## complex_multiplier
module complex_multiplier
    #(parameter integer     OPERAND_WIDTH_A = 16,  
      parameter integer     OPERAND_WIDTH_B = 16,  
      parameter integer     OPERAND_WIDTH_OUT = 32,   
      parameter integer     STAGES = 6,   
      parameter             BLOCKING = 0,
      parameter             ROUND_MODE = 0,
      parameter integer     GROWTH_BITS = 0,   
      parameter             BYTE_ALIGNED = 1,
      localparam            EFF_PORT_WIDTH_A = BYTE_ALIGNED ? ((OPERAND_WIDTH_A*2+15)/16)*16 : OPERAND_WIDTH_A * 2,
      localparam            EFF_PORT_WIDTH_B = BYTE_ALIGNED ? ((OPERAND_WIDTH_B*2+15)/16)*16 : OPERAND_WIDTH_B * 2,
      localparam            EFF_PORT_WIDTH_OUT = BYTE_ALIGNED ? ((OPERAND_WIDTH_OUT*2+15)/16)*16 : OPERAND_WIDTH_OUT * 2
    )
    (   
        input                                           aclk,
        input                                           aresetn,
		input                                           rounding_cy,
        input               [EFF_PORT_WIDTH_A - 1 : 0]    s_axis_a_tdata,
        output reg                                      s_axis_a_tready,
        input                                           s_axis_a_tvalid,
        input               [EFF_PORT_WIDTH_B - 1 : 0]    s_axis_b_tdata,
        output reg                                      s_axis_b_tready,
        input                                           s_axis_b_tvalid,
        output reg  		[EFF_PORT_WIDTH_OUT - 1 : 0]  m_axis_dout_tdata,
        output reg                                      m_axis_dout_tvalid,
        input                                           m_axis_dout_tready
        );
Size: about 580 flip-flops, about 140 I/O pins, roughly 59000 um2 of cells after synthesis.
Settings: LEC_CHECK=0, ABC_AREA=1, CAP_MARGIN=20, CORE_ASPECT_RATIO=0.7, CORE_MARGIN=2, CORE_UTILIZATION=72, CTS_CLUSTER_DIAMETER=330, CTS_CLUSTER_SIZE=10, PLACE_DENSITY=0.43, SETUP_SLACK_MARGIN=0.62, SLEW_MARGIN=20, TNS_END_PERCENT=10; clock period 2.22 ns.
run.sh (not shown) runs the stock make flow with config.mk's settings and CLKGATE_MAP_FILE=.
The baseline finished but failed the layout checks on negative setup slack.
==> next run, changes <==
ABC_AREA = unset   (was 1)
CORE_ASPECT_RATIO = 1.39   (was 0.7)
CTS_CLUSTER_DIAMETER = 361   (was 330)
PLACE_DENSITY = 0.39   (was 0.43)
SETUP_SLACK_MARGIN = unset   (was 0.62)
clock period = 4.63 ns   (was 2.22 ns; I/O delays follow)
- The changed run completed and failed the layout checks on negative setup slack
- worst hold slack improves by 0.19 ns
- global-route usage came out lower by 5.5 points
- design area drops by 10%
==> next run, changes <==
CORE_ASPECT_RATIO = unset   (was 1.39)
CORE_UTILIZATION = 30   (was 72)
CTS_CLUSTER_DIAMETER = unset   (was 361)
CTS_CLUSTER_SIZE = unset   (was 10)
PLACE_DENSITY = unset   (was 0.39)
TNS_END_PERCENT = unset   (was 10)
clock period = 9.79 ns   (was 4.63 ns; I/O delays follow)
The new run completed without violations.
Area after synthesis does not change.
Worst setup slack gets better by 4.4 ns.
Die area rises by well over a third.
==> next run, changes <==
CORE_UTILIZATION = 72   (was 30)
PLACE_DENSITY = 0.42   (was unset)
clock period = 7.89 ns   (was 9.79 ns; I/O delays follow)
Hold slack is worse by 0.034 ns.
Non-clock buffer count went up by 5.
Worst setup slack got worse by 2.0 ns.
Die area went down by 58%.
Final cell count goes down by 19%.
First-iteration DRC count went up by about 16%.
Synthesized cell count does not change.
Maximum frequency falls by about 1.9%.
Wire length shrinks by 12%.
==> next run, changes <==
CORE_UTILIZATION = 40   (was 72)
PLACE_DENSITY = unset   (was 0.42)
clock period = 8.0 ns   (was 7.89 ns; I/O delays follow)
Outcome: Design area came out higher by 2.3%; worst hold slack gains 0.028 ns; routed wire length came out higher by 9.4%; first-iteration DRC count came out lower by 17%; sequential cell count does not change; global-route usage came out lower by 12 points; worst setup slack gains 0.15 ns; sequential share of layout area came out lower by 0.66 points; non-clock buffer count came out higher by 7.
==> next run, changes <==
CORE_UTILIZATION = 70   (was 40)
clock period = 6.12 ns   (was 8.0 ns; I/O delays follow)
=>
- The new run finished but failed the layout checks on negative setup slack
- die area shrinks by well over a third
- critical path depth went down by 2
- clock-buffer cell count went down by 2
- cell area grows by a few percent
- synthesized area does not change


== raven ==
Starting RTL as in the previous note.
Settings: LEC_CHECK=0, CAP_MARGIN=20, CORE_ASPECT_RATIO=0.7, CORE_MARGIN=2, CORE_UTILIZATION=40, GPL_ROUTABILITY_DRIVEN=0, SLEW_MARGIN=20; clock period 8.0 ns.
raven completed end to end with timing, DRC and antenna clean.
> inputs changed (raven -> willow)
Settings: CORE_UTILIZATION now 70, was 40; GPL_ROUTABILITY_DRIVEN no longer set, was 0; CORE_ASPECT_RATIO no longer set, was 0.7; the clock period (ns, I/O delays scaled along) now 6.16, was 8.0.
Findings:
- Nothing crashed in willow and all stages finished; the problem is that the final layout failed, the offending checks being negative setup slack.
- Peak fanout along the critical path ends up lower on willow.
- Compared willow vs raven, and floorplan die height is down in willow.
- Comparing willow and raven, detail-routed net length per standard cell is lower on willow.
- On met1 layer usage reported by global route: willow sits above raven.
- Run comparison: raven global routing's busiest layer met1; willow global routing's busiest layer met2
- Delta (willow minus raven): non-clock buffer count rose by about 230%; design area now larger.
- Compared with raven, willow shows number of nets in the layout higher by 351.
- Compared willow vs raven, and number of global-route vias before repair is up in willow.
- willow against raven: overall fraction of global-route tracks in use climbed 12 points; final critical delay including setup and external delays dropped 0.83 ns.
- Row count of buffer and inverter cells on the critical path: willow lower / raven higher
Setup changes, willow to harbor
Settings: CORE_UTILIZATION now 66, was 70; the clock period (ns, I/O delays scaled along) now 7.26, was 6.16.
Looking at the reports, harbor completed the entire flow and the layout it produced met the timing, DRC and antenna checks.
Compared with willow, harbor shows a detailed route wirelength on metal3 that is 15% lower.
willow ended up with more cell instances than harbor did.
Taking willow as the reference point, the sequential share of layout area of harbor rises by 1.8 points.
Input-level comparison between onyx and harbor:
Settings: CORE_UTILIZATION now 40, was 66.
Notes after the runs:
- On critical path arrival: onyx sits above harbor.
- Every stage of the flow completed for onyx, and the final layout passed the timing, DRC and antenna checks.
- NOTE highest achievable clock rate harbor->onyx decreased slightly
- Wire length up 8.2% in onyx wrt harbor
- Cell area: onyx vs harbor up about 2.6%
- Measured slew at the worst slew-check pin ends up higher on harbor.
- In the tables for harbor and onyx, endpoint required time on the critical path reads lower with harbor.
